==> flow/design.v <==
module s_box (
    input [3:0] i_sb, output [3:0] o_sb
);
    assign o_sb[0] = (!i_sb[3]&!i_sb[2]&i_sb[1]) | (!i_sb[2]&i_sb[1]&i_sb[0]) 
    | (!i_sb[3]&i_sb[2]&!i_sb[1]) | (i_sb[2]&!i_sb[1]&i_sb[0]) | 
    (i_sb[3]&!i_sb[2]&!i_sb[1]&!i_sb[0]) | (i_sb[3]&i_sb[2]&i_sb[1]&!i_sb[0]);
    assign o_sb[1] = (!i_sb[3]&!i_sb[2]&!i_sb[0]) | (!i_sb[3]&!i_sb[1]&!i_sb[0]) | (i_sb[2]&i_sb[1]&i_sb[0]) 
| (i_sb[3]&!i_sb[2]&i_sb[0]) | (i_sb[3]&i_sb[2]&i_sb[1]);
    assign o_sb[2] = (!i_sb[3]&!i_sb[2]&!i_sb[1]) | (!i_sb[2]&!i_sb[1]&!i_sb[0]) | (!i_sb[3]&i_sb[2]&!i_sb[0]) 
| (i_sb[3]&i_sb[1]&i_sb[0]) | (i_sb[3]&i_sb[2]&i_sb[0]);
    assign o_sb[3] = (!i_sb[3]&!i_sb[2]&!i_sb[0]) | (!i_sb[3]&i_sb[1]&!i_sb[0]) | (!i_sb[3]&i_sb[2]&i_sb[0]) 
| (i_sb[3]&!i_sb[1]&!i_sb[0]) | (i_sb[3]&!i_sb[2]&i_sb[1]&i_sb[0]);
endmodule
module block_shuffle (
    input [15:0] i_bs, output [15:0] o_bs
);
    assign o_bs = {i_bs[7:4], i_bs[3:0], i_bs[15:12], i_bs[11:8]};
endmodule
module round_permutation #(
    parameter [5:0] shift = 5'b0000,
    parameter [7:0] data_length = 8'd16
)(
    input [data_length - 1:0] i_rp,  output [data_length - 1:0] o_rp
); 
assign o_rp = (i_rp << shift) | (i_rp >> (data_length - shift));
endmodule
module key_scheduler (
    input clk, rst, input [4:0] round_counter, input [79:0] i_ks_oldkey, output [79:0] o_ks_newkey 
);
    wire [79:0] level_shift;
    wire [79:0] level_sbox;
    wire [4:0] xor_rc;
    round_permutation #(.shift(13), .data_length(80)) rp (.i_rp(i_ks_oldkey), .o_rp(level_shift));
    s_box sb(.i_sb(level_shift[3:0]), .o_sb(level_sbox[3:0]));
    assign level_sbox[79:4] = level_shift[79:4];
    assign xor_rc = level_sbox[63:59]^(round_counter -1);
    assign o_ks_newkey = {level_sbox[79:64], xor_rc, level_sbox[58:0]};
endmodule
module dec_s_box (
    input [3:0] i_sb, output reg [3:0] o_sb 
);
    always @(*) begin
        case(i_sb)
        4'h0: o_sb = 4'hA;
        4'h1: o_sb = 4'h3;
        4'h2: o_sb = 4'h9;
        4'h3: o_sb = 4'hE;
        4'h4: o_sb = 4'h1;
        4'h5: o_sb = 4'hD;
        4'h6: o_sb = 4'hF;
        4'h7: o_sb = 4'h4;
        4'h8: o_sb = 4'hC;
        4'h9: o_sb = 4'h5;
        4'hA: o_sb = 4'h7;
        4'hB: o_sb = 4'h2;
        4'hC: o_sb = 4'h6;
        4'hD: o_sb = 4'h8;
        4'hE: o_sb = 4'h0;
        4'hF: o_sb = 4'hB;
        endcase
    end
endmodule
module dec_block_shuffle (
    input [15:0] i_bs, output [15:0] o_bs
);
    block_shuffle bs (i_bs, o_bs);
endmodule
module dec_round_permutation #(
    parameter [5:0] shift = 5'b0000,
    parameter [7:0] data_length = 8'd16
)(
    input [data_length - 1:0] i_rp,  output [data_length - 1:0] o_rp
); 
    assign o_rp = (i_rp >> shift) | (i_rp << (data_length - shift));
endmodule
module dec_XOR_layer (
    input [63:0] i_xor, output [63:0] o_xor
);
    assign o_xor = {(i_xor[63:48]^i_xor[47:32]), (i_xor[47:32]^i_xor[31:16]^i_xor[15:0]),(i_xor[63:48]^i_xor[47:32]^i_xor[31:16]), (i_xor[31:16]^i_xor[15:0])};
endmodule
module dec_permutation_layer (
    input [63:0] i_pl, output [63:0] o_pl
);
    wire [63:0] rp2bs;
    wire [63:0] xor2rp;
    dec_XOR_layer xl(.i_xor(i_pl), .o_xor(xor2rp));
            dec_round_permutation #(.shift(1), .data_length(16)) rp0(.i_rp(xor2rp[(16*0 + 15):16*0]), .o_rp(rp2bs[15:0]));
            dec_round_permutation #(.shift(4), .data_length(16)) rp1(.i_rp(xor2rp[(16*1 + 15):16*1]), .o_rp(rp2bs[(16 + 15):16*1]));
            dec_round_permutation #(.shift(7), .data_length(16)) rp2(.i_rp(xor2rp[(16*2 + 15):16*2]), .o_rp(rp2bs[(16*2 + 15):16*2]));
            dec_round_permutation #(.shift(9), .data_length(16)) rp3(.i_rp(xor2rp[(16*3 + 15):16*3]), .o_rp(rp2bs[(16*3 + 15):16*3]));
    genvar i;
    generate
        for (i = 0; i < 4; i = i +1 ) begin
            dec_block_shuffle bs(.i_bs(rp2bs[(16*i + 15):16*i]), .o_bs(o_pl[(16*i + 15):16*i]));
        end
    endgenerate
endmodule
module dec_add_round_key (
    input [63:0] i_ark_cipher, input [63:0] i_ark_key,
    output [63:0] o_ark_msg
);
    wire [63:0] sb2xor;
    wire [63:0] pl2sb;
    dec_permutation_layer pl(.i_pl(i_ark_cipher), .o_pl(pl2sb));
    genvar j;
    generate    
    for(j=0; j < 16; j = j + 1) begin
            dec_s_box sb(.i_sb(pl2sb[(4*j + 3):4*j]), .o_sb(sb2xor[(4*j + 3):4*j]));
        end
    endgenerate
    assign o_ark_msg = i_ark_key ^ sb2xor;
endmodule
module dec_key_scheduler (
    input clk, rst, input [4:0] round_counter, input [79:0] i_ks_oldkey, output [79:0] o_ks_newkey 
);
    wire [79:0] level_shift;
    wire [79:0] level_sbox;
    wire [4:0] xor_rc;
    assign {level_sbox[79:64], xor_rc, level_sbox[58:0]} = i_ks_oldkey;
    assign level_sbox[63:59] = xor_rc ^(round_counter -1);
    assign level_shift[79:4] = level_sbox[79:4];
    dec_s_box sb(.i_sb(level_sbox[3:0]), .o_sb(level_shift[3:0]));
    dec_round_permutation #(.shift(13), .data_length(80)) rp (.i_rp(level_shift), .o_rp(o_ks_newkey));
endmodule
module boron_dec (
    input  clk, rst, start, input [63:0] plain_text, input [79:0] master_key,
    output reg done, output reg [63:0] cipher_text
);
    parameter IDLE = 3'b000, KEYGEN = 3'b011, ROUND = 3'b001;
    reg [2:0] reg_sm_main;
    reg [4:0] reg_round_counter;
    reg [63:0] reg_plaintext;
    wire [63:0] reg_nextplaintext;
    reg [79:0] reg_key;
    wire [79:0] reg_nextkey, dec_reg_nextkey;
    key_scheduler ks(.clk(clk), .rst(rst), .round_counter(reg_round_counter), .i_ks_oldkey(reg_key), .o_ks_newkey(reg_nextkey));
    dec_key_scheduler dks(.clk(clk), .rst(rst), .round_counter(reg_round_counter), .i_ks_oldkey(reg_key), .o_ks_newkey(dec_reg_nextkey));
    dec_add_round_key ark(.i_ark_cipher(reg_plaintext), .i_ark_key(dec_reg_nextkey[63:0]), .o_ark_msg(reg_nextplaintext));
    always @(posedge clk ) begin
        if(!rst) begin
            reg_sm_main <= IDLE;
            done <= 1'b0;
        end
        else begin
            done <= 1'b0;
            case (reg_sm_main)
                IDLE:  
                    if(start) begin
                        reg_plaintext <= plain_text;
                        reg_key <= master_key;
                        reg_sm_main <= KEYGEN;
                        reg_round_counter <= 5'd1;
                    end
                    else
                        reg_sm_main <= IDLE;
                KEYGEN:
                    if(reg_round_counter < 25) begin
                        reg_key <= reg_nextkey;
                        reg_round_counter <= reg_round_counter + 1;
                        reg_sm_main <= KEYGEN;
                    end else begin
                        reg_sm_main <= ROUND;
                        reg_plaintext <= (reg_nextkey[63:0] ^ reg_plaintext);
                        reg_key <= reg_nextkey;
                    end
                ROUND:
                    if(reg_round_counter > 1) begin
                        reg_plaintext <= reg_nextplaintext;
                        reg_key <= dec_reg_nextkey;
                        reg_round_counter <= reg_round_counter - 1;
                        reg_sm_main <= ROUND;
                    end
                    else begin
                        cipher_text <= reg_nextplaintext;
                        done <= 1'b1;
                        reg_sm_main <= IDLE;
                    end
                default:
                    reg_sm_main <= IDLE;
            endcase
        end
    end
endmodule
==> flow/run.sh <==
#!/bin/bash
# the make line also repeats each setting of config.mk as NAME=value (left out here)
make -C /OpenROAD-flow-scripts/flow DESIGN_CONFIG=/design/flow/config.mk WORK_HOME=/design/flow/orfs CLKGATE_MAP_FILE= finish
==> flow/config.mk <==
export PLATFORM = sky130hd
export DESIGN_NAME = boron_dec
export DESIGN_NICKNAME = boron_dec
export VERILOG_FILES = /design/flow/design.v
export SDC_FILE = /design/flow/constraint.sdc
export NUM_CORES = 4
export LEC_CHECK = 0
export ABC_AREA = 0
export CAP_MARGIN = 0
export CORE_ASPECT_RATIO = 1.79
export CORE_MARGIN = 2
export CORE_UTILIZATION = 72
export CTS_CLUSTER_DIAMETER = 373
export CTS_CLUSTER_SIZE = 40
export GPL_ROUTABILITY_DRIVEN = 0
export GPL_TIMING_DRIVEN = 1
export HOLD_SLACK_MARGIN = -0.09
export MAX_ROUTING_LAYER = met5
export PLACE_DENSITY = 0.64
export SETUP_SLACK_MARGIN = 0.43
export SLEW_MARGIN = 20
export TNS_END_PERCENT = 50
==> flow/constraint.sdc <==
create_clock -name core_clock -period 1.22 [get_ports {clk}]
set_input_delay 0.2440 -clock core_clock [delete_from_list [all_inputs] [get_ports {clk}]]
set_output_delay 0.2440 -clock core_clock [all_outputs]
set_load 0.01 [all_outputs]
==> results.py, run 1 <==
# Metrics from the implementation run
metrics = {
    "synth": {
        "synth.yosys.warnings": 2,
        "synth_flops": 221,
        "synth_seq_share_pct": 44.4,
        "netlist.top_cell.by_area": "sky130_fd_sc_hd__edfxtp_1",
        "ys_chip_area_um2": 14800,
        "synth_top_area_share_pct": 43.3,
        "ys_cells": 1266,
        "synth-edff-count": 213,
        "ff_type": "sky130_fd_sc_hd__edfxtp_1",
        "biggest_area_cells": "sky130_fd_sc_hd__edfxtp_1, sky130_fd_sc_hd__ha_1, sky130_fd_sc_hd__xnor2_1",
        "aoi_share_pct": 11.3,
        "netlist_area_um2": 14800,
        "xor_xnor_area_share_pct": 14.2,
        "synth.lib_cells_used.distinct": 52,
        "top_logic_kind": "XOR/XNOR gates",
        "ys_async_sr_fraction_pct": 0,
        "post-synth-top-count-cell": "sky130_fd_sc_hd__edfxtp_1",
        "yosys.area_share.simple_pct": 7.34,
        "mux_area_share_pct": 8.34,
        "synthCells": 1266,
        "synth.cells.most_frequent": "sky130_fd_sc_hd__edfxtp_1, sky130_fd_sc_hd__nand2_1, sky130_fd_sc_hd__xnor2_1, sky130_fd_sc_hd__ha_1, sky130_fd_sc_hd__inv_1",
        "syn-num-nets": 1535,
        "synthesis.area_per_instance_um2": 11.7,
        "synth-adder-area-share_pct": 10.3,
    },
    "die": {
        "die_area_um2": 21700,
        "num_rows": 70,
        "initial_utilization_pct": 72.9,
        "die_height_um": 196,
        "core_area_um2": 20200,
        "die_w_um": 111,
        "io_pins": 212,
    },
    "placement": {
        "placement.io_buffers": 211,
    },
    "status": {
        "outcome": "stopped before the end",
        "tool.error": "[ERROR DPL-0033] detailed placement checks failed during check placement.",
        "failing_step": "3_5_place_dp",
    },
}
per-stage QoR:
| stage | hold WS [ns] | TNS (ns) | setup slack [ns] |
|---|---|---|---|
| 2_1_floorplan | 0.411 | -429.96 | -1.67 |
| 3_3_place_gp | 0.519 | -387.14 | -1.41 |
==> run 2, diff against run 1 <==
- ABC_AREA: 0 -> not set
- CAP_MARGIN: 0 -> 20
- CORE_ASPECT_RATIO: 1.79 -> not set
- CORE_UTILIZATION: 72 -> 58
- CTS_CLUSTER_DIAMETER: 373 -> not set
- CTS_CLUSTER_SIZE: 40 -> not set
- GPL_ROUTABILITY_DRIVEN: 0 -> not set
- GPL_TIMING_DRIVEN: 1 -> not set
- HOLD_SLACK_MARGIN: -0.09 -> not set
- MAX_ROUTING_LAYER: met5 -> not set
- PLACE_DENSITY: 0.64 -> not set
- SETUP_SLACK_MARGIN: 0.43 -> 0.41
- TNS_END_PERCENT: 50 -> not set
- clock period: 1.22 -> 2.4 ns (I/O delays scaled with it)
==> run 2 against run 1 <==
The run fails in 5_1_grt. Die size rose by 23%. Synthesized cell count stayed put. Synthesized area unchanged.
==> results.py, run 2 <==
# Metrics from the implementation run
metrics = {
    "status": {
        "outcome": "stopped before the end",
        "failing_step": "5_1_grt",
        "tool.error": "[ERROR GRT-0232] Routing congestion too high. Check the congestion heatmap in the GUI.",
    },
    "die": {
        "die_area_um2": 26700,
        "num_rows": 58,
        "die_height_um": 164,
        "io_pins": 212,
        "die_w_um": 164,
        "core_area_um2": 25100,
        "initial_utilization_pct": 58.8,
    },
    "clocking": {
        "clk_path_buf_depth": 3,
        "tritoncts.num_buffers": 25,
        "cts-hold-fix-buffers": 0,
        "root_buffer": "sky130_fd_sc_hd__clkbuf_16",
        "htree_levels": 1,
        "cts.sinks": 221,
    },
    "synth": {
        "synth_top_area_share_pct": 43.3,
        "aoi_share_pct": 11.3,
        "synth-adder-area-share_pct": 10.3,
        "synth-edff-count": 213,
        "ff_type": "sky130_fd_sc_hd__edfxtp_1",
        "netlist_area_um2": 14800,
        "top_logic_kind": "XOR/XNOR gates",
        "netlist.top_cell.by_area": "sky130_fd_sc_hd__edfxtp_1",
        "synth_flops": 221,
        "mux_area_share_pct": 8.34,
        "synthCells": 1266,
        "yosys.area_share.simple_pct": 7.34,
        "synth.cells.most_frequent": "sky130_fd_sc_hd__edfxtp_1, sky130_fd_sc_hd__nand2_1, sky130_fd_sc_hd__xnor2_1, sky130_fd_sc_hd__ha_1, sky130_fd_sc_hd__inv_1",
        "xor_xnor_area_share_pct": 14.2,
        "ys_chip_area_um2": 14800,
        "synth.yosys.warnings": 2,
        "synthesis.area_per_instance_um2": 11.7,
        "synth.lib_cells_used.distinct": 52,
        "ys_cells": 1266,
        "ys_async_sr_fraction_pct": 0,
        "syn-num-nets": 1535,
        "synth_seq_share_pct": 44.4,
        "biggest_area_cells": "sky130_fd_sc_hd__edfxtp_1, sky130_fd_sc_hd__ha_1, sky130_fd_sc_hd__xnor2_1",
        "post-synth-top-count-cell": "sky130_fd_sc_hd__edfxtp_1",
    },
    "placement": {
        "dpl_cell_area_um2": 19800,
        "placed_cells_incl_taps": 1965,
        "dpl.hpwl_mm": 33.8,
        "gp_congestion": 0.883,
        "placement.io_buffers": 211,
    },
    "global_route": {
        "grt_remaining_overflow": 1188,
        "globalRouteTotalUtil_pct": 94.8,
    },
}
-- run 2: routing by layer --
layer	GRT overflow	GRT usage, %
met5	4	44.9
met4	368	108
met3	17	78.2
met2	789	113
met1	10	88.2
-- run 2: per-stage QoR --
stage               worst slack (ns)  setup TNS [ns]
floorplan                     -0.485          -65.60
global placement              -0.462          -25.84
detailed placement            -0.514          -33.37
CTS                           -0.212           -5.96
-- run 2: repair_timing --
action                                  in CTS
gates cloned                                17
endpoints found under the setup margin     273
buffers inserted                            82
gates resized                              260
pin swaps                                  101
==> run 3, diff against run 2 <==
- ABC_AREA: not set -> 1
- CORE_ASPECT_RATIO: not set -> 0.5
- CORE_UTILIZATION: 58 -> 69
- CTS_CLUSTER_DIAMETER: not set -> 246
- CTS_CLUSTER_SIZE: not set -> 97
- PLACE_DENSITY: not set -> 0.4
- SETUP_SLACK_MARGIN: 0.41 -> -0.17
- clock period: 2.4 -> 1.87 ns (I/O delays scaled with it)
==> run 3 against run 2 <==
The run fails in 4_1_cts. Die size decreased by 7.6%. Synthesized area increased by 9.3%. Synthesized cell count increased by 64%.
==> results.py, run 3 <==
# Metrics from the implementation run
metrics = {
    "synth": {
        "mux_area_share_pct": 0,
        "synth.cells.most_frequent": "sky130_fd_sc_hd__nand2_1, sky130_fd_sc_hd__inv_1, sky130_fd_sc_hd__edfxtp_1, sky130_fd_sc_hd__nand3_1, sky130_fd_sc_hd__o21ai_0",
        "synth_top_area_share_pct": 39.6,
        "synth.lib_cells_used.distinct": 42,
        "synth-edff-count": 213,
        "synth_flops": 221,
        "ys_cells": 2077,
        "xor_xnor_area_share_pct": 3.90,
        "synth-adder-area-share_pct": 9.46,
        "synthesis.area_per_instance_um2": 7.77,
        "aoi_share_pct": 11.4,
        "synth.yosys.warnings": 2,
        "synth_seq_share_pct": 40.6,
        "yosys.area_share.simple_pct": 26.8,
        "ys_chip_area_um2": 16100,
        "post-synth-top-count-cell": "sky130_fd_sc_hd__nand2_1",
        "synthCells": 2077,
        "netlist.top_cell.by_area": "sky130_fd_sc_hd__edfxtp_1",
        "syn-num-nets": 2346,
        "netlist_area_um2": 16100,
        "biggest_area_cells": "sky130_fd_sc_hd__edfxtp_1, sky130_fd_sc_hd__nand2_1, sky130_fd_sc_hd__ha_1",
        "top_logic_kind": "simple AND/OR/NAND/NOR gates",
        "ff_type": "sky130_fd_sc_hd__edfxtp_1",
        "ys_async_sr_fraction_pct": 0,
    },
    "placement": {
        "placement.io_buffers": 211,
        "dpl.hpwl_mm": 46.2,
        "gp_congestion": 1.01,
        "preCtsSetupSlack_ns": -0.528,
    },
    "die": {
        "num_rows": 39,
        "core_area_um2": 22900,
        "die_area_um2": 24700,
        "die_height_um": 112,
        "initial_utilization_pct": 70.5,
        "die_w_um": 220,
        "io_pins": 212,
    },
    "status": {
        "tool.error": "[ERROR DPL-0033] detailed placement checks failed during check placement.",
        "outcome": "stopped before the end",
        "failing_step": "4_1_cts",
    },
}
==> run 3: per-stage QoR <==
step | std cells | TNS (ns) | util [%] | cell area [µm²]
2_1_floorplan | 2077 | -74.60 | - | 16300
3_3_place_gp | 2840 | -43.34 | 91.5 | 20900
3_5_place_dp | 2840 | -66.34 | 91.5 | 20900
==> run 4, diff against run 3 <==
- ABC_AREA: 1 -> not set
- CORE_ASPECT_RATIO: 0.5 -> not set
- CORE_UTILIZATION: 69 -> 35
- CTS_CLUSTER_DIAMETER: 246 -> not set
- CTS_CLUSTER_SIZE: 97 -> not set
- PLACE_DENSITY: 0.4 -> not set
- SETUP_SLACK_MARGIN: -0.17 -> not set
- clock period: 1.87 -> 7.37 ns (I/O delays scaled with it)
==> run 4 against run 3 <==
Now clean on timing, DRC and antenna. Synthesized cell count shrank 39%. Synthesized area shrank 8.5%. Die size grew 77%.
==> results.py, run 4 <==
# Metrics from the implementation run
metrics = {
    "routing": {
        "drt_wl_total_mm": 44.5,
        "detailedRoute.firstIterationViolations": 911,
        "routed_via_density": 5.27,
        "routed_wire_length_per_instance_um": 22.1,
        "diodes": 0,
        "routed_antenna_nets": 0,
        "drt_pass1_iterations": 5,
        "drc": 0,
        "total_number_of_vias": 10600,
    },
    "synth": {
        "yosys.area_share.simple_pct": 7.34,
        "ys_chip_area_um2": 14800,
        "synth-adder-area-share_pct": 10.3,
        "synthesis.area_per_instance_um2": 11.7,
        "ys_cells": 1266,
        "synth.cells.most_frequent": "sky130_fd_sc_hd__edfxtp_1, sky130_fd_sc_hd__nand2_1, sky130_fd_sc_hd__xnor2_1, sky130_fd_sc_hd__ha_1, sky130_fd_sc_hd__inv_1",
        "ff_type": "sky130_fd_sc_hd__edfxtp_1",
        "synthCells": 1266,
        "synth_top_area_share_pct": 43.3,
        "synth.lib_cells_used.distinct": 52,
        "synth-edff-count": 213,
        "netlist.top_cell.by_area": "sky130_fd_sc_hd__edfxtp_1",
        "synth.yosys.warnings": 2,
        "ys_async_sr_fraction_pct": 0,
        "netlist_area_um2": 14800,
        "top_logic_kind": "XOR/XNOR gates",
        "biggest_area_cells": "sky130_fd_sc_hd__edfxtp_1, sky130_fd_sc_hd__ha_1, sky130_fd_sc_hd__xnor2_1",
        "xor_xnor_area_share_pct": 14.2,
        "synth_seq_share_pct": 44.4,
        "post-synth-top-count-cell": "sky130_fd_sc_hd__edfxtp_1",
        "synth_flops": 221,
        "mux_area_share_pct": 8.34,
        "aoi_share_pct": 11.3,
        "syn-num-nets": 1535,
    },
    "critical_path": {
        "slowest_stage": "sky130_fd_sc_hd__clkdlybuf4s50_1",
        "cp_data_arrival_time_ns": 4.29,
        "end_kind": "flop",
        "worst_r2r_startpoint": "reg_plaintext[28]",
        "worstReg2RegEnd": "reg_plaintext[45]",
        "worst_setup_path_start_kind": "input pin",
        "crit_path_cell_trace": "clkdlybuf4s50_1 > nor2b_1 > a311o_1 > or2_4 > clkinv_2 > mux2_2 > inv_1 > ha_1 > and2_1 > o211ai_1 > o311a_1",
        "r2r_cells": 7,
        "minimum_setup_slack_among_reg_to_reg_paths_ns": 4.06,
        "critPathMaxStageDelay_ns": 0.49,
        "criticalPathCategory": "input pin to flop",
        "cp.depth": 11,
        "cp.buffers_inverters": 3,
        "path_delay_family": "buffers and inverters",
        "startpoint": "start",
        "cp_data_required_time_ns": 7.86,
        "critical_path_peak_fanout": 15,
        "crit_path_end": "dks.sb.o_sb[1]",
    },
    "power_and_ir_drop": {
        "power.switching_w": 0.00139,
        "power-per-cell-area_nw_per_um2": 237,
        "combinationalPower_w": 0.00135,
        "netSwitchingFraction_pct": 32.0,
        "power.share.sequential_pct": 38.2,
        "power.leakage_nw": 7.02,
        "vdd_ir_drop_max_uv": 134,
        "cell_internal_power_w": 0.00295,
        "power_frac_clock_pct": 30.8,
        "power.sequential.total_w": 0.00166,
        "power_frac_comb_pct": 31.0,
        "pg_clk_w": 0.00134,
        "power.largest_group": "registers",
    },
    "final_timing": {
        "hold_fails_final_rpt": 0,
        "finalClockSkew_ns": 0.0121,
        "fin_hold_ws_ns": 0.519,
        "tightest_slew_ns": 0.856,
        "slew_headroom_pct": 42.9,
        "maxClockFrequency_mhz": 263,
        "final-max-slew-violation-count": 0,
        "finalSetupViolations": 0,
        "finalSetupTns_ns": 0,
        "rsz0062_at_grt": "false",
        "period_minus_ws_final_ns": 3.80,
        "final_min_period_over_clock_period_pct": 51.6,
    },
    "die": {
        "die_height_um": 209,
        "io_pins": 212,
        "die_area_um2": 43800,
        "core_area_um2": 41800,
        "initial_utilization_pct": 35.3,
        "die_w_um": 209,
        "num_rows": 75,
    },
    "clocking": {
        "tritoncts": "built",
        "clock_input_transition_at_the_sequential_cells_of_the_worst_setup_and_hold_paths_ns": 0.06,
        "htree_levels": 1,
        "cts-hold-fix-buffers": 0,
        "tritoncts.num_buffers": 26,
        "root_buffer": "sky130_fd_sc_hd__clkbuf_16",
        "cts.sinks": 221,
        "cts-resized-gates": 0,
        "clk-insertion-delay-late_ns": 0.55,
        "post_cts_buffers": 0,
        "clk_path_buf_depth": 3,
    },
    "global_route": {
        "first_global_vias": 10700,
        "globalRouteTotalUtil_pct": 20.2,
        "grt_first_pass_wirelength_mm": 67.0,
        "grt_max_degree": 72,
        "antenna_found_initial": 0,
        "grt_remaining_overflow": 0,
    },
    "flow_run": {
        "stage_log_warnings": 130,
        "cap_violations": 0,
    },
    "placement": {
        "gp_congestion": 0.851,
        "dpl.hpwl_mm": 33.4,
        "placement.io_buffers": 211,
    },
    "hold_path": {
        "hold_path.class": "flop to flop",
        "min_delay_path_depth": 2,
        "hold_path_startpoint": "dks.sb.o_sb[1]",
        "holdPathEnd": "reg_key[68]",
    },
    "finish": {
        "flow.area_growth_from_synthesis_pct": 24.1,
        "num-fill-cells": 3849,
        "finish.net_count": 1729,
    },
    "status": {
        "outcome": "no timing/DRC/antenna violations",
    },
}
run 4: layout make-up:
| class | instances | area, µm² | area share [%] |
|---|---|---|---|
| multi-input combinational | 887 | 7620 | 41.6 |
| sequential | 221 | 6560 | 35.8 |
| timing repair buffer | 224 | 2230 | 12.2 |
| clock buffer | 31 | 691 | 3.77 |
| tap | 539 | 674 | 3.68 |
| inverter | 100 | 377 | 2.06 |
| clock inverter | 12 | 159 | 0.868 |
run 4: stage by stage:
stage / cell area [µm²] / setup slack (ns) / total power (W) / cells / utilization, %
2_1_floorplan: 14800 / 0.875 / 0.00258 / 1266 / -
3_3_place_gp: 17400 / 2.53 / 0.00300 / 1969 / 41.7
3_5_place_dp: 17400 / 2.40 / 0.00302 / 1970 / 41.8
4_1_cts: 18300 / 2.96 / 0.00437 / 2013 / 43.8
5_1_grt: 18300 / 3.41 / 0.00455 / 2014 / 43.9
6_report: 18300 / 3.57 / 0.00434 / 2014 / 43.9
run 4: routing by layer:
layer  up-vias  track usage (%)  wire [µm]
li1       4923                -          -
met1      5197             28.2      19700
met2       419             32.3      20500
met3        73             2.48       2920
met4         0             7.17       1420
met5         -                0          0
==> run 5, diff against run 4 <==
- ABC_AREA: not set -> 1
- CORE_ASPECT_RATIO: not set -> 1.79
- CORE_UTILIZATION: 35 -> 72
- CTS_CLUSTER_DIAMETER: not set -> 340
- CTS_CLUSTER_SIZE: not set -> 40
- GPL_ROUTABILITY_DRIVEN: not set -> 0
- GPL_TIMING_DRIVEN: not set -> 1
- MAX_ROUTING_LAYER: not set -> met5
- PLACE_DENSITY: not set -> 0.64
- SETUP_SLACK_MARGIN: not set -> 0.43
- TNS_END_PERCENT: not set -> 50
- clock period: 7.37 -> 0.844 ns (I/O delays scaled with it)
==> run 5 against run 4 <==
The run now fails in 3_5_place_dp. Die size is 46% lower. Synthesized cell count is 64% higher. Synthesized area grew 9.3%.
==> results.py, run 5 <==
# Metrics from the implementation run
metrics = {
    "status": {
        "outcome": "stopped before the end",
        "failing_step": "3_5_place_dp",
        "tool.error": "Error: detail_place.tcl, 38 bad optional access",
    },
    "synth": {
        "synth_top_area_share_pct": 39.6,
        "aoi_share_pct": 11.4,
        "synth_flops": 221,
        "biggest_area_cells": "sky130_fd_sc_hd__edfxtp_1, sky130_fd_sc_hd__nand2_1, sky130_fd_sc_hd__ha_1",
        "ff_type": "sky130_fd_sc_hd__edfxtp_1",
        "synth.cells.most_frequent": "sky130_fd_sc_hd__nand2_1, sky130_fd_sc_hd__inv_1, sky130_fd_sc_hd__edfxtp_1, sky130_fd_sc_hd__nand3_1, sky130_fd_sc_hd__o21ai_0",
        "xor_xnor_area_share_pct": 3.90,
        "ys_async_sr_fraction_pct": 0,
        "netlist.top_cell.by_area": "sky130_fd_sc_hd__edfxtp_1",
        "synth-adder-area-share_pct": 9.46,
        "synth-edff-count": 213,
        "synthCells": 2077,
        "yosys.area_share.simple_pct": 26.8,
        "syn-num-nets": 2346,
        "netlist_area_um2": 16100,
        "synthesis.area_per_instance_um2": 7.77,
        "ys_chip_area_um2": 16100,
        "top_logic_kind": "simple AND/OR/NAND/NOR gates",
        "synth.yosys.warnings": 2,
        "synth_seq_share_pct": 40.6,
        "mux_area_share_pct": 0,
        "post-synth-top-count-cell": "sky130_fd_sc_hd__nand2_1",
        "ys_cells": 2077,
        "synth.lib_cells_used.distinct": 42,
    },
    "die": {
        "num_rows": 73,
        "die_height_um": 204,
        "die_area_um2": 23700,
        "io_pins": 212,
        "core_area_um2": 22100,
        "initial_utilization_pct": 73.0,
        "die_w_um": 116,
    },
    "placement": {
        "placement.io_buffers": 211,
    },
}
-- run 5: stage by stage --
step / cells / hold slack (ns) / cell area (µm²) / setup TNS (ns) / total power [W]
2_1_floorplan: 2077 / 0.255 / 16600 / -451.46 / 0.0213
3_3_place_gp: 2924 / 0.527 / 22000 / -425.62 / 0.0271
==> run 6, diff against run 5 <==
- ABC_AREA: 1 -> 0
- CELL_PAD_IN_SITES_DETAIL_PLACEMENT: not set -> 2
- CORE_MARGIN: 2 -> 9
- CORE_UTILIZATION: 72 -> 29
- CTS_CLUSTER_DIAMETER: 340 -> 170
- CTS_CLUSTER_SIZE: 40 -> not set
- GPL_ROUTABILITY_DRIVEN: 0 -> 1
- MIN_ROUTING_LAYER: not set -> met2
- PLACE_DENSITY: 0.64 -> not set
- PLACE_DENSITY_LB_ADDON: not set -> 0.03
- clock period: 0.844 -> 2.11 ns (I/O delays scaled with it)
==> run 6 against run 5 <==
The layout now fails its checks (setup timing). Die size rose to 2.5 times the previous value. Synthesized area fell by 8.5%. Synthesized cell count fell by 39%.
==> results.py, run 6 <==
# Metrics from the implementation run
metrics = {
    "global_route": {
        "antenna_found_initial": 0,
        "grt_max_degree": 78,
        "globalRouteTotalUtil_pct": 36.3,
        "grt_first_pass_wirelength_mm": 105,
        "grt_remaining_overflow": 0,
        "first_global_vias": 21200,
    },
    "critical_path": {
        "cp.buffers_inverters": 1,
        "path_delay_family": "XOR/XNOR gates",
        "cp_data_arrival_time_ns": 3.22,
        "cp.depth": 7,
        "critPathMaxStageDelay_ns": 0.60,
        "crit_path_end": "reg_plaintext[47]",
        "end_kind": "flop",
        "worstReg2RegEnd": "reg_plaintext[47]",
        "startpoint": "reg_plaintext[11]",
        "critical-path-top-cell-by-count": "sky130_fd_sc_hd__xnor2_4",
        "critical_path_peak_fanout": 3,
        "crit_path_cell_trace": "xnor2_4 > xnor2_4 > buf_6 > ha_4 > mux4_2 > xnor2_2 > a221o_1",
        "cp_data_required_time_ns": 2.44,
        "worst_r2r_startpoint": "reg_plaintext[11]",
        "slowest_stage": "sky130_fd_sc_hd__edfxtp_1",
        "minimum_setup_slack_among_reg_to_reg_paths_ns": -0.78,
        "criticalPathCategory": "flop to flop",
        "r2r_cells": 7,
        "worst_setup_path_start_kind": "flop",
    },
    "routing": {
        "routed_wire_length_per_instance_um": 28.8,
        "routed_antenna_nets": 0,
        "routed_via_density": 6.73,
        "detailedRoute.firstIterationViolations": 2707,
        "drt_pass1_iterations": 8,
        "total_number_of_vias": 17700,
        "drt_wl_total_mm": 75.9,
        "drc": 0,
    },
    "clocking": {
        "tritoncts": "built",
        "clk_path_buf_depth": 3,
        "clk-insertion-delay-late_ns": 0.58,
        "clock_input_transition_at_the_sequential_cells_of_the_worst_setup_and_hold_paths_ns": 0.07,
        "root_buffer": "sky130_fd_sc_hd__clkbuf_16",
        "cts.sinks": 221,
        "tritoncts.num_buffers": 25,
        "htree_levels": 1,
    },
    "placement": {
        "gp_congestion": 0.869,
        "placed_cells_incl_taps": 2422,
        "placement.io_buffers": 211,
        "dpl.hpwl_mm": 52.3,
    },
    "synth": {
        "biggest_area_cells": "sky130_fd_sc_hd__edfxtp_1, sky130_fd_sc_hd__ha_1, sky130_fd_sc_hd__xnor2_1",
        "netlist.top_cell.by_area": "sky130_fd_sc_hd__edfxtp_1",
        "mux_area_share_pct": 8.34,
        "netlist_area_um2": 14800,
        "synthCells": 1266,
        "synth-adder-area-share_pct": 10.3,
        "yosys.area_share.simple_pct": 7.34,
        "xor_xnor_area_share_pct": 14.2,
        "aoi_share_pct": 11.3,
        "ys_async_sr_fraction_pct": 0,
        "post-synth-top-count-cell": "sky130_fd_sc_hd__edfxtp_1",
        "ys_cells": 1266,
        "syn-num-nets": 1535,
        "synth.lib_cells_used.distinct": 52,
        "top_logic_kind": "XOR/XNOR gates",
        "synth.yosys.warnings": 2,
        "synth_flops": 221,
        "synth_seq_share_pct": 44.4,
        "synth-edff-count": 213,
        "ff_type": "sky130_fd_sc_hd__edfxtp_1",
        "synth.cells.most_frequent": "sky130_fd_sc_hd__edfxtp_1, sky130_fd_sc_hd__nand2_1, sky130_fd_sc_hd__xnor2_1, sky130_fd_sc_hd__ha_1, sky130_fd_sc_hd__inv_1",
        "synthesis.area_per_instance_um2": 11.7,
        "synth_top_area_share_pct": 43.3,
        "ys_chip_area_um2": 14800,
    },
    "final_timing": {
        "finalClockSkew_ns": 0.0118,
        "finalSetupTns_ns": -83.00,
        "period_minus_ws_final_ns": 2.89,
        "final_min_period_over_clock_period_pct": 137,
        "tightest_slew_ns": 0.620,
        "final-max-slew-violation-count": 0,
        "setup_ws_ns": -0.781,
        "fin_hold_ws_ns": 0.500,
        "slew_headroom_pct": 58.7,
        "rsz0062_at_grt": "true",
        "finalSetupViolations": 276,
        "maxClockFrequency_mhz": 346,
        "hold_fails_final_rpt": 0,
    },
    "power_and_ir_drop": {
        "power.sequential.total_w": 0.00582,
        "power.leakage_nw": 10.2,
        "power.switching_w": 0.00762,
        "netSwitchingFraction_pct": 35.5,
        "fin_total_pwr_w": 0.0215,
        "pg_clk_w": 0.00469,
        "power-per-cell-area_nw_per_um2": 835,
        "cell_internal_power_w": 0.0139,
        "vdd_ir_drop_max_uv": 804,
        "power_frac_clock_pct": 21.9,
        "power_frac_comb_pct": 51.0,
        "combinationalPower_w": 0.0110,
        "power.largest_group": "combinational cells",
        "power.share.sequential_pct": 27.1,
    },
    "hold_path": {
        "hold_path_startpoint": "master_key[30]",
        "min_delay_path_depth": 3,
        "hold_path.class": "input pin to flop",
        "holdPathEnd": "reg_key[30]",
    },
    "die": {
        "die_height_um": 320,
        "core_area_um2": 50400,
        "num_rows": 110,
        "initial_utilization_pct": 29.3,
        "die_area_um2": 59700,
        "die_w_um": 187,
        "io_pins": 212,
    },
    "flow_run": {
        "cap_violations": 0,
        "stage_log_warnings": 134,
    },
    "finish": {
        "num-fill-cells": 4894,
        "finalCoreUtilization_pct": 51.1,
        "finish.net_count": 2214,
        "finish.cell_count_without_fillers": 2636,
        "flow.area_growth_from_synthesis_pct": 74.3,
    },
    "status": {
        "outcome": "complete, but fails checks",
        "failed_layout_checks": "setup timing",
    },
}
-- run 6: layout make-up --
cell class,instances,area (µm²),share of cell area [%]
flip-flops and latches,221,6560,25.5
repair buffers,710,7000,27.2
clock buffers,27,633,2.46
clock inverters,17,171,0.666
inverters,100,474,1.84
multi-input cells,887,10000,39.0
well taps,672,841,3.27
diodes,2,5.00,0.0195
-- run 6: routing by layer --
metal  GRT usage [%]  share of wire (%)
met3            42.9                 37
met2            48.2                 56
met1               -                  0
met5            4.42               0.51
met4            5.67                7.0
-- run 6: repair_timing --
action	CTS	global route
resized	344	189
buffers inserted	104	53
cloned	6	5
endpoints found under the setup margin	466	494
pin swaps	116	95
hold buffers	0	0
-- run 6: through the flow --
stage | area (µm²) | worst slack, ns
3_5_place_dp | 20700 | -0.773
6_report | 25700 | -0.781
2_1_floorplan | 15400 | -0.775
5_1_grt | 25700 | -0.813
4_1_cts | 24200 | -0.614
3_3_place_gp | 20700 | -0.726
==> run 7, diff against run 6 <==
- ABC_AREA: 0 -> not set
- CELL_PAD_IN_SITES_DETAIL_PLACEMENT: 2 -> not set
- CORE_ASPECT_RATIO: 1.79 -> not set
- CORE_MARGIN: 9 -> 2
- CORE_UTILIZATION: 29 -> 70
- CTS_CLUSTER_DIAMETER: 170 -> not set
- CTS_CLUSTER_SIZE: not set -> 38
- GPL_ROUTABILITY_DRIVEN: 1 -> not set
- GPL_TIMING_DRIVEN: 1 -> not set
- HOLD_SLACK_MARGIN: not set -> 0.3
- MAX_ROUTING_LAYER: met5 -> not set
- MIN_ROUTING_LAYER: met2 -> not set
- PLACE_DENSITY_LB_ADDON: 0.03 -> not set
- SETUP_SLACK_MARGIN: 0.43 -> -0.07
- SLEW_MARGIN: 20 -> 10
- TNS_END_PERCENT: 50 -> 70
- clock period: 2.11 -> 2.81 ns (I/O delays scaled with it)
==> run 7 against run 6 <==
Still fails the layout checks on setup timing. Synthesized cell count unchanged. Global-route usage up 3.2 points. Sequential power down 26%. Fmax up 1.1%. Critical endpoint is now reg_plaintext[25].
==> results.py, run 7 <==
# Metrics from the implementation run
metrics = {
    "synth": {
        "ff_type": "sky130_fd_sc_hd__edfxtp_1",
        "xor_xnor_area_share_pct": 14.2,
        "syn-num-nets": 1535,
        "synth_flops": 221,
        "ys_cells": 1266,
        "biggest_area_cells": "sky130_fd_sc_hd__edfxtp_1, sky130_fd_sc_hd__ha_1, sky130_fd_sc_hd__xnor2_1",
        "yosys.area_share.simple_pct": 7.34,
        "synth.yosys.warnings": 2,
        "synth_top_area_share_pct": 43.3,
        "netlist.top_cell.by_area": "sky130_fd_sc_hd__edfxtp_1",
        "synth.lib_cells_used.distinct": 52,
        "ys_chip_area_um2": 14800,
        "netlist_area_um2": 14800,
        "synth.cells.most_frequent": "sky130_fd_sc_hd__edfxtp_1, sky130_fd_sc_hd__nand2_1, sky130_fd_sc_hd__xnor2_1, sky130_fd_sc_hd__ha_1, sky130_fd_sc_hd__inv_1",
        "synthesis.area_per_instance_um2": 11.7,
        "synth-adder-area-share_pct": 10.3,
        "top_logic_kind": "XOR/XNOR gates",
        "post-synth-top-count-cell": "sky130_fd_sc_hd__edfxtp_1",
        "ys_async_sr_fraction_pct": 0,
        "synth-edff-count": 213,
        "mux_area_share_pct": 8.34,
        "aoi_share_pct": 11.3,
        "synth_seq_share_pct": 44.4,
        "synthCells": 1266,
    },
    "global_route": {
        "antenna_found_initial": 1,
        "grt_remaining_overflow": 0,
        "grt_max_degree": 76,
        "globalRouteTotalUtil_pct": 39.5,
        "grt_first_pass_wirelength_mm": 66.8,
        "first_global_vias": 11800,
    },
    "routing": {
        "routed_via_density": 6.42,
        "routed_antenna_nets": 0,
        "drt_wl_total_mm": 44.3,
        "drt_pass1_iterations": 5,
        "routed_wire_length_per_instance_um": 24.1,
        "drc": 0,
        "diodes": 0,
        "detailedRoute.firstIterationViolations": 1318,
        "total_number_of_vias": 11800,
    },
    "power_and_ir_drop": {
        "pg_clk_w": 0.00296,
        "power.leakage_nw": 7.43,
        "power.share.sequential_pct": 38.4,
        "vdd_ir_drop_max_uv": 558,
        "power.switching_w": 0.00372,
        "power.sequential.total_w": 0.00432,
        "combinationalPower_w": 0.00398,
        "netSwitchingFraction_pct": 33.1,
        "power_frac_comb_pct": 35.3,
        "power-per-cell-area_nw_per_um2": 604,
        "cell_internal_power_w": 0.00753,
        "power_frac_clock_pct": 26.3,
        "power.largest_group": "registers",
    },
    "clocking": {
        "tritoncts": "built",
        "cts.sinks": 221,
        "tritoncts.num_buffers": 24,
        "clock_input_transition_at_the_sequential_cells_of_the_worst_setup_and_hold_paths_ns": 0.07,
        "clk-insertion-delay-late_ns": 0.53,
        "htree_levels": 1,
        "clk_path_buf_depth": 3,
        "root_buffer": "sky130_fd_sc_hd__clkbuf_16",
    },
    "final_timing": {
        "setup_ws_ns": -0.0484,
        "hold_fails_final_rpt": 0,
        "fin_hold_ws_ns": 0.542,
        "finalSetupTns_ns": -0.0791,
        "period_minus_ws_final_ns": 2.86,
        "tightest_slew_ns": 0.873,
        "slew_headroom_pct": 41.8,
        "maxClockFrequency_mhz": 350,
        "finalClockSkew_ns": 0.0123,
        "final-max-slew-violation-count": 0,
        "finalSetupViolations": 4,
        "final_min_period_over_clock_period_pct": 102,
    },
    "status": {
        "failed_layout_checks": "setup timing",
        "outcome": "complete, but fails checks",
    },
    "hold_path": {
        "holdPathEnd": "reg_key[68]",
        "min_delay_path_depth": 2,
        "hold_path.class": "flop to flop",
        "hold_path_startpoint": "dks.sb.o_sb[1]",
    },
    "placement": {
        "placement.io_buffers": 211,
        "gp_congestion": 0.949,
        "placed_cells_incl_taps": 1793,
        "dpl_cell_area_um2": 17800,
        "dpl.hpwl_mm": 32.0,
    },
    "finish": {
        "finish.net_count": 1816,
        "design_area_um2": 18600,
        "finish.cell_count_without_fillers": 1838,
        "flow.area_growth_from_synthesis_pct": 26.3,
    },
    "die": {
        "die_area_um2": 22300,
        "initial_utilization_pct": 70.6,
        "core_area_um2": 20900,
        "io_pins": 212,
        "num_rows": 53,
        "die_height_um": 149,
        "die_w_um": 149,
    },
    "critical_path": {
        "minimum_setup_slack_among_reg_to_reg_paths_ns": -0.05,
        "crit_path_cell_trace": "xor2_2 > xor2_1 > inv_1 > ha_1 > mux4_2 > xnor2_1 > a221o_1",
        "worst_setup_path_start_kind": "flop",
        "cp_data_required_time_ns": 3.08,
        "r2r_cells": 7,
        "cp.depth": 7,
        "cp_data_arrival_time_ns": 3.13,
        "critical_path_peak_fanout": 4,
        "startpoint": "reg_plaintext[36]",
        "cp.buffers_inverters": 1,
        "slowest_stage": "sky130_fd_sc_hd__mux4_2",
        "crit_path_end": "reg_plaintext[25]",
        "worstReg2RegEnd": "reg_plaintext[25]",
        "path_delay_family": "XOR/XNOR gates",
        "criticalPathCategory": "flop to flop",
        "worst_r2r_startpoint": "reg_plaintext[36]",
        "end_kind": "flop",
        "critPathMaxStageDelay_ns": 0.48,
    },
    "flow_run": {
        "stage_log_warnings": 133,
        "cap_violations": 0,
    },
}
## run 7: layout make-up
class	instances	area, µm²
tap	275	344
inverter	100	377
fill	978	2250
timing repair buffer	313	2940
clock buffer	29	641
multi-input combinational	887	7710
clock inverter	13	63.8
sequential	221	6560
## run 7: per-stage QoR
stage,power (W),util (%),worst slack [ns]
global route,0.0116,89.2,-0.0721
CTS,0.0111,88.8,-0.0539
finish,0.0113,89.2,-0.0484
floorplan,0.00678,-,-0.661
detailed placement,0.00815,85.4,-0.243
global placement,0.00797,85.4,-0.138
## run 7: routing by layer
| metal | part of all wire (%) | GRT usage, % |
|---|---|---|
| met1 | 37 | 53.4 |
| met2 | 48 | 64.5 |
| met3 | 11 | 7.06 |
| met4 | 4.2 | 15.0 |
| met5 | 0 | 0 |
## run 7: timing repair
item | 4_1_cts | 5_1_grt
hold buffers | 0 | 0
buffers inserted | 0 | 3
setup endpoints to repair | 1 | 13
pin swaps | 0 | 2
gates resized | 1 | 12
==> run 8, diff against run 7 <==
- CORE_UTILIZATION: 70 -> 58
- CTS_CLUSTER_SIZE: 38 -> not set
- HOLD_SLACK_MARGIN: 0.3 -> not set
- SETUP_SLACK_MARGIN: -0.07 -> not set
- SLEW_MARGIN: 10 -> 20
- TNS_END_PERCENT: 70 -> not set
- clock period: 2.81 -> 2.38 ns (I/O delays scaled with it)
==> run 8 against run 7 <==
Still fails the layout checks on setup timing. Largest power group is now combinational cells. Die size is 20% higher. Non-clock buffer count is 206 higher. Power up 47%. Synthesized area did not move. Global-route usage shrank 4.8 points.
==> results.py, run 8 <==
# Metrics from the implementation run
metrics = {
    "status": {
        "outcome": "complete, but fails checks",
        "failed_layout_checks": "setup timing",
    },
    "die": {
        "die_area_um2": 26700,
        "initial_utilization_pct": 58.8,
        "num_rows": 58,
        "core_area_um2": 25100,
        "die_height_um": 164,
        "io_pins": 212,
        "die_w_um": 164,
    },
    "synth": {
        "syn-num-nets": 1535,
        "post-synth-top-count-cell": "sky130_fd_sc_hd__edfxtp_1",
        "xor_xnor_area_share_pct": 14.2,
        "synthesis.area_per_instance_um2": 11.7,
        "ys_chip_area_um2": 14800,
        "synth.yosys.warnings": 2,
        "synth_top_area_share_pct": 43.3,
        "synth_flops": 221,
        "ys_cells": 1266,
        "synthCells": 1266,
        "netlist_area_um2": 14800,
        "biggest_area_cells": "sky130_fd_sc_hd__edfxtp_1, sky130_fd_sc_hd__ha_1, sky130_fd_sc_hd__xnor2_1",
        "aoi_share_pct": 11.3,
        "synth.cells.most_frequent": "sky130_fd_sc_hd__edfxtp_1, sky130_fd_sc_hd__nand2_1, sky130_fd_sc_hd__xnor2_1, sky130_fd_sc_hd__ha_1, sky130_fd_sc_hd__inv_1",
        "yosys.area_share.simple_pct": 7.34,
        "synth.lib_cells_used.distinct": 52,
        "ys_async_sr_fraction_pct": 0,
        "synth-adder-area-share_pct": 10.3,
        "top_logic_kind": "XOR/XNOR gates",
        "netlist.top_cell.by_area": "sky130_fd_sc_hd__edfxtp_1",
        "mux_area_share_pct": 8.34,
        "ff_type": "sky130_fd_sc_hd__edfxtp_1",
        "synth-edff-count": 213,
        "synth_seq_share_pct": 44.4,
    },
    "global_route": {
        "met2_usage_pct": 56.5,
        "grt_util_met3_pct": 5.23,
        "first_global_vias": 12200,
        "grt_remaining_overflow": 0,
        "antenna_found_initial": 0,
        "use_met1_pct": 46.4,
        "grt_first_pass_wirelength_mm": 69.6,
        "busiest_layer": "met2",
        "grt_max_degree": 96,
        "globalRouteTotalUtil_pct": 34.7,
    },
    "final_timing": {
        "hold_fails_final_rpt": 0,
        "tightest_slew_ns": 1.06,
        "finalClockSkew_ns": 0.0264,
        "finalSetupViolations": 86,
        "fin_hold_ws_ns": 0.524,
        "final-max-slew-violation-count": 0,
        "final_min_period_over_clock_period_pct": 114,
        "maxClockFrequency_mhz": 369,
        "slew_headroom_pct": 29.4,
        "setup_ws_ns": -0.330,
        "period_minus_ws_final_ns": 2.71,
        "rsz0062_at_grt": "true",
        "finalSetupTns_ns": -11.53,
    },
    "clocking": {
        "root_buffer": "sky130_fd_sc_hd__clkbuf_16",
        "tritoncts": "built",
        "htree_levels": 1,
        "cts.sinks": 221,
        "clock_input_transition_at_the_sequential_cells_of_the_worst_setup_and_hold_paths_ns": 0.06,
        "clk_path_buf_depth": 3,
        "clk-insertion-delay-late_ns": 0.54,
        "cts-hold-fix-buffers": 0,
        "tritoncts.num_buffers": 25,
    },
    "power_and_ir_drop": {
        "power.share.sequential_pct": 31.0,
        "cell_internal_power_w": 0.0110,
        "power_frac_clock_pct": 24.5,
        "power.sequential.total_w": 0.00512,
        "netSwitchingFraction_pct": 33.6,
        "power.leakage_nw": 8.80,
        "vdd_ir_drop_max_uv": 594,
        "power.switching_w": 0.00555,
        "power-per-cell-area_nw_per_um2": 743,
        "pg_clk_w": 0.00405,
        "power_frac_comb_pct": 44.4,
        "power.largest_group": "combinational cells",
        "combinationalPower_w": 0.00733,
    },
    "routing": {
        "detailedRoute.firstIterationViolations": 1718,
        "drc": 0,
        "total_number_of_vias": 13000,
        "routed_via_density": 6.18,
        "routed_antenna_nets": 0,
        "drt_pass1_iterations": 7,
        "routed_wire_length_per_instance_um": 25.5,
        "diodes": 0,
        "drt_wl_total_mm": 53.6,
    },
    "critical_path": {
        "criticalPathCategory": "flop to flop",
        "crit_path_end": "reg_plaintext[26]",
        "worst_setup_path_start_kind": "flop",
        "minimum_setup_slack_among_reg_to_reg_paths_ns": -0.33,
        "end_kind": "flop",
        "cp_data_arrival_time_ns": 2.98,
        "critical-path-top-cell-by-count": "sky130_fd_sc_hd__xor2_4",
        "worst_r2r_startpoint": "reg_plaintext[52]",
        "startpoint": "reg_plaintext[52]",
        "cp.buffers_inverters": 1,
        "crit_path_cell_trace": "xor2_4 > xor2_4 > inv_2 > ha_2 > mux4_2 > xnor2_4 > a221o_1",
        "critical_path_peak_fanout": 4,
        "worstReg2RegEnd": "reg_plaintext[26]",
        "cp.depth": 7,
        "critPathMaxStageDelay_ns": 0.53,
        "path_delay_family": "XOR/XNOR gates",
        "cp_data_required_time_ns": 2.65,
        "slowest_stage": "sky130_fd_sc_hd__edfxtp_1",
        "r2r_cells": 7,
    },
    "hold_path": {
        "hold_path_startpoint": "dks.sb.o_sb[3]",
        "hold_path.class": "flop to flop",
        "min_delay_path_depth": 2,
        "holdPathEnd": "reg_key[70]",
    },
    "finish": {
        "flow.area_growth_from_synthesis_pct": 50.4,
        "finish.net_count": 2023,
        "finalCoreUtilization_pct": 88.4,
        "num-fill-cells": 1089,
        "design_area_um2": 22200,
        "finish.cell_count_without_fillers": 2102,
    },
    "flow_run": {
        "cap_violations": 0,
        "stage_log_warnings": 135,
    },
    "placement": {
        "placed_cells_incl_taps": 1986,
        "placement.io_buffers": 211,
        "gp_congestion": 0.901,
        "dpl.hpwl_mm": 33.5,
        "dpl_cell_area_um2": 19600,
    },
}
[run 8: metrics by stage]
step / setup WS [ns] / power (W)
CTS: -0.207 / 0.0152
floorplan: -0.505 / 0.00825
global route: -0.366 / 0.0169
global placement: -0.487 / 0.0106
detailed placement: -0.523 / 0.0107
finish: -0.330 / 0.0165
[run 8: cell type report]
cell class	instances	area (µm²)	area share (%)
inverter	100	449	2.02
multi-input combinational	887	9210	41.5
clock inverter	13	175	0.789
tap	330	413	1.86
timing repair buffer	519	4740	21.3
clock buffer	32	652	2.94
sequential	221	6560	29.6
[run 8: what timing repair did]
action,in CTS,in global routing
gates resized,89,148
endpoints found under the setup margin,125,106
gates cloned,0,1
setup buffers,49,40
pin swaps,44,62
[run 8: metal layers]
metal / part of all wire (%) / up-vias / wire length (µm)
met5: 0 / - / 0
met4: 6.0 / 0 / 3220
met3: 10 / 228 / 5610
met2: 48 / 1024 / 25800
met1: 35 / 6225 / 19000
li1: - / 5505 / -
==> run 9, diff against run 8 <==
- ABC_AREA: not set -> 1
- CAP_MARGIN: 20 -> 40
- CELL_PAD_IN_SITES_DETAIL_PLACEMENT: not set -> 0
- CELL_PAD_IN_SITES_GLOBAL_PLACEMENT: not set -> 0
- CORE_ASPECT_RATIO: not set -> 0.75
- CORE_UTILIZATION: 58 -> 45
- CTS_CLUSTER_SIZE: not set -> 68
- MIN_ROUTING_LAYER: not set -> met1
- PLACE_DENSITY_LB_ADDON: not set -> 0.1
- SLEW_MARGIN: 20 -> 25
- TNS_END_PERCENT: not set -> 65
- clock period: 2.38 -> 2.56 ns (I/O delays scaled with it)
==> run 9 against run 8 <==
Now clean on timing, DRC and antenna. Core utilization shrank 32 points. Synthesized area grew 9.3%. Sequential cell count is the same. Clock power shrank 7.2%. Power shrank 27%. Hold slack gained 0.031 ns. Combinational power shrank about 50%. Cell count grew 34%. Largest power group is now registers.
==> results.py, run 9 <==
# Metrics from the implementation run
metrics = {
    "status": {
        "outcome": "no timing/DRC/antenna violations",
    },
    "final_timing": {
        "setup_ws_ns": 0.100,
        "maxClockFrequency_mhz": 407,
        "final-max-slew-violation-count": 0,
        "tightest_slew_ns": 0.758,
        "rsz0062_at_grt": "false",
        "period_minus_ws_final_ns": 2.46,
        "final_min_period_over_clock_period_pct": 96.1,
        "finalClockSkew_ns": 0.0144,
        "hold_fails_final_rpt": 0,
        "slew_headroom_pct": 49.5,
        "finalSetupViolations": 0,
    },
    "routing": {
        "drt_wl_total_mm": 56.9,
        "wl_met3_mm": 5.63,
        "route.layer.met1.wl_mm": 25.9,
        "drt_pass1_iterations": 6,
        "routed_wire_length_per_instance_um": 20.1,
        "routed_antenna_nets": 0,
        "dr.max_layer_used": "met4",
        "routed_via_density": 5.42,
        "drc": 0,
        "diodes": 0,
        "total_number_of_vias": 15300,
        "wl_met2_mm": 23.7,
        "detailedRoute.firstIterationViolations": 1740,
    },
    "clocking": {
        "clock_input_transition_at_the_sequential_cells_of_the_worst_setup_and_hold_paths_ns": 0.06,
        "clk_path_buf_depth": 3,
        "tritoncts": "built",
        "tritoncts.num_buffers": 26,
        "htree_levels": 1,
        "cts-hold-fix-buffers": 0,
        "clk-insertion-delay-late_ns": 0.56,
        "root_buffer": "sky130_fd_sc_hd__clkbuf_16",
        "cts.sinks": 221,
    },
    "synth": {
        "synth-edff-count": 213,
        "syn-num-nets": 2346,
        "synth.cells.most_frequent": "sky130_fd_sc_hd__nand2_1, sky130_fd_sc_hd__inv_1, sky130_fd_sc_hd__edfxtp_1, sky130_fd_sc_hd__nand3_1, sky130_fd_sc_hd__o21ai_0",
        "ff_type": "sky130_fd_sc_hd__edfxtp_1",
        "synth-adder-area-share_pct": 9.46,
        "xor_xnor_area_share_pct": 3.90,
        "ys_chip_area_um2": 16100,
        "yosys.area_share.simple_pct": 26.8,
        "post-synth-top-count-cell": "sky130_fd_sc_hd__nand2_1",
        "synth.yosys.warnings": 2,
        "synthCells": 2077,
        "ys_cells": 2077,
        "mux_area_share_pct": 0,
        "synth_top_area_share_pct": 39.6,
        "biggest_area_cells": "sky130_fd_sc_hd__edfxtp_1, sky130_fd_sc_hd__nand2_1, sky130_fd_sc_hd__ha_1",
        "netlist_area_um2": 16100,
        "synthesis.area_per_instance_um2": 7.77,
        "top_logic_kind": "simple AND/OR/NAND/NOR gates",
        "synth_seq_share_pct": 40.6,
        "aoi_share_pct": 11.4,
        "ys_async_sr_fraction_pct": 0,
        "synth_flops": 221,
        "netlist.top_cell.by_area": "sky130_fd_sc_hd__edfxtp_1",
        "synth.lib_cells_used.distinct": 42,
    },
    "placement": {
        "preCtsSetupSlack_ns": -0.0125,
        "gp_congestion": 0.922,
        "placement.io_buffers": 211,
        "placed_cells_incl_taps": 2775,
        "dpl.hpwl_mm": 43.2,
    },
    "die": {
        "die_area_um2": 37400,
        "io_pins": 212,
        "initial_utilization_pct": 45.3,
        "die_height_um": 168,
        "core_area_um2": 35600,
        "num_rows": 60,
        "die_w_um": 223,
    },
    "power_and_ir_drop": {
        "power.share.sequential_pct": 38.3,
        "power.leakage_nw": 9.33,
        "cell_internal_power_w": 0.00782,
        "power-per-cell-area_nw_per_um2": 596,
        "combinationalPower_w": 0.00364,
        "power.largest_group": "registers",
        "netSwitchingFraction_pct": 34.8,
        "power.sequential.total_w": 0.00460,
        "pg_clk_w": 0.00376,
        "vdd_ir_drop_max_uv": 438,
        "power_frac_clock_pct": 31.3,
        "power.switching_w": 0.00418,
        "power_frac_comb_pct": 30.4,
    },
    "hold_path": {
        "min_delay_path_depth": 2,
        "hold_path_startpoint": "reg_sm_main[0]",
        "hold_path.class": "flop to flop",
        "holdPathEnd": "reg_sm_main[0]",
    },
    "critical_path": {
        "critical-path-top-cell-by-count": "sky130_fd_sc_hd__nand2_1",
        "worst_setup_path_start_kind": "flop",
        "critical_path_peak_fanout": 5,
        "worstReg2RegEnd": "reg_plaintext[43]",
        "worst_r2r_startpoint": "reg_plaintext[8]",
        "crit_path_end": "reg_plaintext[43]",
        "cp.depth": 13,
        "criticalPathCategory": "flop to flop",
        "end_kind": "flop",
        "startpoint": "reg_plaintext[8]",
        "cp_data_arrival_time_ns": 2.76,
        "cp_data_required_time_ns": 2.86,
        "path_delay_family": "simple AND/OR/NAND/NOR gates",
        "cp.buffers_inverters": 2,
        "slowest_stage": "sky130_fd_sc_hd__edfxtp_1",
        "crit_path_cell_trace": "inv_1 > nand2_1 > nand2_1 > xor2_1 > inv_1 > ha_1 > nand2_1 > nand2_1 > nand2_1 > nand2_1 > nand2_1 > nand3_1 > nand2_1",
        "critPathMaxStageDelay_ns": 0.50,
        "r2r_cells": 13,
        "minimum_setup_slack_among_reg_to_reg_paths_ns": 0.10,
    },
    "global_route": {
        "first_global_vias": 14000,
        "grt_remaining_overflow": 0,
        "antenna_found_initial": 0,
        "grt_max_degree": 67,
        "grt_first_pass_wirelength_mm": 84.9,
        "globalRouteTotalUtil_pct": 29.9,
    },
    "finish": {
        "flow.area_growth_from_synthesis_pct": 24.8,
        "finish.net_count": 2612,
        "num-fill-cells": 3329,
        "finish.cell_count_without_fillers": 2826,
    },
    "flow_run": {
        "stage_log_warnings": 131,
        "cap_violations": 0,
    },
}
[run 9: layout make-up]
type / instances / area, µm² / area share (%)
Inverter: 272 / 1020 / 5.08
Timing Repair Buffer: 293 / 2820 / 14.0
Clock inverter: 13 / 124 / 0.615
Sequential cell: 221 / 6560 / 32.6
Tap cell: 465 / 582 / 2.89
Clock buffer: 33 / 698 / 3.47
Multi-Input combinational cell: 1529 / 8340 / 41.4
[run 9: timing repair]
action,in CTS,in global routing
gates resized,0,7
endpoints found under the setup margin,0,19
buffers inserted,0,5
[run 9: metal layers]
metal / GRT usage [%] / vias to the layer above
li1: - / 7379
met1: 45.1 / 7158
met2: 43.5 / 704
met3: 5.88 / 83
met4: 8.08 / 0
met5: 0 / -
[run 9: stage by stage]
| step | util, % | total power, W | TNS, ns | hold WS, ns | area, µm² |
|---|---|---|---|---|---|
| 2_1_floorplan | - | 0.00682 | -0.125 | 0.499 | 16200 |
| 3_3_place_gp | 54.2 | 0.00817 | -0.00804 | 0.526 | 19300 |
| 3_5_place_dp | 54.2 | 0.00822 | -0.0125 | 0.544 | 19300 |
| 4_1_cts | 56.5 | 0.0120 | 0 | 0.560 | 20100 |
| 5_1_grt | 56.6 | 0.0126 | 0 | 0.571 | 20100 |
| 6_report | 56.6 | 0.0120 | 0 | 0.556 | 20100 |
==> run 10, diff against run 9 <==
- ABC_AREA: 1 -> not set
- CAP_MARGIN: 40 -> 20
- CELL_PAD_IN_SITES_DETAIL_PLACEMENT: 0 -> not set
- CELL_PAD_IN_SITES_GLOBAL_PLACEMENT: 0 -> not set
- CORE_ASPECT_RATIO: 0.75 -> not set
- CORE_UTILIZATION: 45 -> 57
- CTS_CLUSTER_SIZE: 68 -> not set
- MIN_ROUTING_LAYER: met1 -> not set
- PLACE_DENSITY_LB_ADDON: 0.1 -> not set
- SLEW_MARGIN: 25 -> 20
- TNS_END_PERCENT: 65 -> not set
- clock period: 2.56 -> 2.74 ns (I/O delays scaled with it)
==> run 10 against run 9 <==
Largest cell class unchanged. Setup slack got worse by 0.058 ns. Sequential share of layout area increased by 1.6 points. Design area decreased by 4.7%. Sequential power decreased by 4%. Power about the same.
==> results.py, run 10 <==
# Metrics from the implementation run
metrics = {
    "placement": {
        "gp_congestion": 0.948,
        "placement.io_buffers": 211,
        "preCtsSetupSlack_ns": -0.269,
        "dpl.hpwl_mm": 31.8,
        "dpl_cell_area_um2": 18100,
        "placed_cells_incl_taps": 1869,
    },
    "clocking": {
        "tritoncts": "built",
        "clock_input_transition_at_the_sequential_cells_of_the_worst_setup_and_hold_paths_ns": 0.06,
        "root_buffer": "sky130_fd_sc_hd__clkbuf_16",
        "cts.sinks": 221,
        "clk-insertion-delay-late_ns": 0.54,
        "clk_path_buf_depth": 3,
        "tritoncts.num_buffers": 26,
        "cts-hold-fix-buffers": 0,
        "htree_levels": 1,
    },
    "synth": {
        "synthCells": 1266,
        "synth-adder-area-share_pct": 10.3,
        "mux_area_share_pct": 8.34,
        "biggest_area_cells": "sky130_fd_sc_hd__edfxtp_1, sky130_fd_sc_hd__ha_1, sky130_fd_sc_hd__xnor2_1",
        "synth.cells.most_frequent": "sky130_fd_sc_hd__edfxtp_1, sky130_fd_sc_hd__nand2_1, sky130_fd_sc_hd__xnor2_1, sky130_fd_sc_hd__ha_1, sky130_fd_sc_hd__inv_1",
        "synthesis.area_per_instance_um2": 11.7,
        "ys_chip_area_um2": 14800,
        "synth_seq_share_pct": 44.4,
        "synth_flops": 221,
        "netlist.top_cell.by_area": "sky130_fd_sc_hd__edfxtp_1",
        "yosys.area_share.simple_pct": 7.34,
        "ff_type": "sky130_fd_sc_hd__edfxtp_1",
        "synth.lib_cells_used.distinct": 52,
        "post-synth-top-count-cell": "sky130_fd_sc_hd__edfxtp_1",
        "top_logic_kind": "XOR/XNOR gates",
        "synth_top_area_share_pct": 43.3,
        "ys_async_sr_fraction_pct": 0,
        "ys_cells": 1266,
        "netlist_area_um2": 14800,
        "xor_xnor_area_share_pct": 14.2,
        "syn-num-nets": 1535,
        "aoi_share_pct": 11.3,
        "synth.yosys.warnings": 2,
        "synth-edff-count": 213,
    },
    "critical_path": {
        "end_kind": "flop",
        "path_delay_family": "XOR/XNOR gates",
        "startpoint": "reg_plaintext[23]",
        "r2r_cells": 7,
        "crit_path_cell_trace": "xnor2_2 > xnor2_2 > inv_1 > ha_1 > mux4_2 > xor2_1 > a221o_1",
        "worst_setup_path_start_kind": "flop",
        "worst_r2r_startpoint": "reg_plaintext[23]",
        "slowest_stage": "sky130_fd_sc_hd__mux4_2",
        "crit_path_end": "reg_plaintext[43]",
        "cp_data_arrival_time_ns": 2.99,
        "cp.buffers_inverters": 1,
        "critical_path_peak_fanout": 4,
        "critical-path-top-cell-by-count": "sky130_fd_sc_hd__xnor2_2",
        "cp_data_required_time_ns": 3.03,
        "criticalPathCategory": "flop to flop",
        "minimum_setup_slack_among_reg_to_reg_paths_ns": 0.04,
        "cp.depth": 7,
        "worstReg2RegEnd": "reg_plaintext[43]",
        "critPathMaxStageDelay_ns": 0.54,
    },
    "die": {
        "io_pins": 212,
        "num_rows": 58,
        "core_area_um2": 25300,
        "die_w_um": 165,
        "die_height_um": 165,
        "die_area_um2": 27200,
        "initial_utilization_pct": 58.3,
    },
    "routing": {
        "drt_pass1_iterations": 7,
        "detailedRoute.firstIterationViolations": 1313,
        "drc": 0,
        "routed_via_density": 5.91,
        "total_number_of_vias": 11400,
        "routed_wire_length_per_instance_um": 22.0,
        "routed_antenna_nets": 0,
        "drt_wl_total_mm": 42.4,
        "diodes": 0,
    },
    "power_and_ir_drop": {
        "power.switching_w": 0.00383,
        "netSwitchingFraction_pct": 31.9,
        "power_frac_comb_pct": 34.4,
        "power-per-cell-area_nw_per_um2": 625,
        "power_frac_clock_pct": 28.8,
        "power.share.sequential_pct": 36.8,
        "cell_internal_power_w": 0.00817,
        "power.largest_group": "registers",
        "combinationalPower_w": 0.00413,
        "pg_clk_w": 0.00346,
        "vdd_ir_drop_max_uv": 453,
        "power.sequential.total_w": 0.00442,
        "power.leakage_nw": 7.65,
    },
    "finish": {
        "finalCoreUtilization_pct": 75.8,
        "num-fill-cells": 1744,
        "sequential_cell_area_um2": 6560,
        "finish.cell_count_without_fillers": 1924,
        "combGateArea_um2": 7850,
        "finish.net_count": 1843,
        "flow.area_growth_from_synthesis_pct": 30.1,
        "design_area_um2": 19200,
    },
    "flow_run": {
        "cap_violations": 0,
        "stage_log_warnings": 135,
    },
    "final_timing": {
        "final-max-slew-violation-count": 0,
        "final_min_period_over_clock_period_pct": 98.5,
        "hold_fails_final_rpt": 0,
        "slew_headroom_pct": 55.2,
        "period_minus_ws_final_ns": 2.70,
        "finalClockSkew_ns": 0.0106,
        "tightest_slew_ns": 0.672,
        "finalSetupViolations": 0,
        "maxClockFrequency_mhz": 371,
        "setup_ws_ns": 0.0424,
    },
    "global_route": {
        "grt_max_degree": 114,
        "grt_first_pass_wirelength_mm": 63.7,
        "grt_remaining_overflow": 0,
        "antenna_found_initial": 0,
        "globalRouteTotalUtil_pct": 31.3,
        "first_global_vias": 11100,
    },
    "hold_path": {
        "min_delay_path_depth": 2,
        "hold_path_startpoint": "dks.sb.o_sb[3]",
        "holdPathEnd": "reg_key[70]",
        "hold_path.class": "flop to flop",
    },
    "status": {
        "outcome": "no timing/DRC/antenna violations",
    },
}
==> run 10: final cells by class <==
type,count,area share [%]
multi-input combinational,887,40.9
sequential,221,34.2
clock buffer,32,3.62
timing repair buffer,338,16.3
tap,330,2.15
inverter,100,2.09
clock inverter,16,0.743
==> run 10: per-layer routing <==
layer | vias up | global-route usage [%] | share of wire [%] | routed length [µm]
met5 | - | 0 | 0 | 0
met4 | 0 | 10.8 | 3.5 | 1460
met3 | 81 | 4.32 | 8.4 | 3580
met2 | 635 | 49.7 | 47 | 19900
met1 | 5508 | 44.4 | 41 | 17500
li1 | 5154 | - | - | -
==> run 10: what timing repair did <==
item                       4_1_cts  5_1_grt
setup buffers                    0        8
setup endpoints to repair        4       19
gates resized                    4       22
pin swaps                        1        8
==> run 10: stage by stage <==
step | power, W | hold slack (ns) | TNS [ns]
6_report | 0.0120 | 0.541 | 0
5_1_grt | 0.0125 | 0.549 | -0.121
4_1_cts | 0.0119 | 0.537 | 0
3_5_place_dp | 0.00846 | 0.508 | -1.25
3_3_place_gp | 0.00837 | 0.515 | -0.896
2_1_floorplan | 0.00697 | 0.487 | -18.50
No activity file was given, so power comes from the tool's default toggle rates.
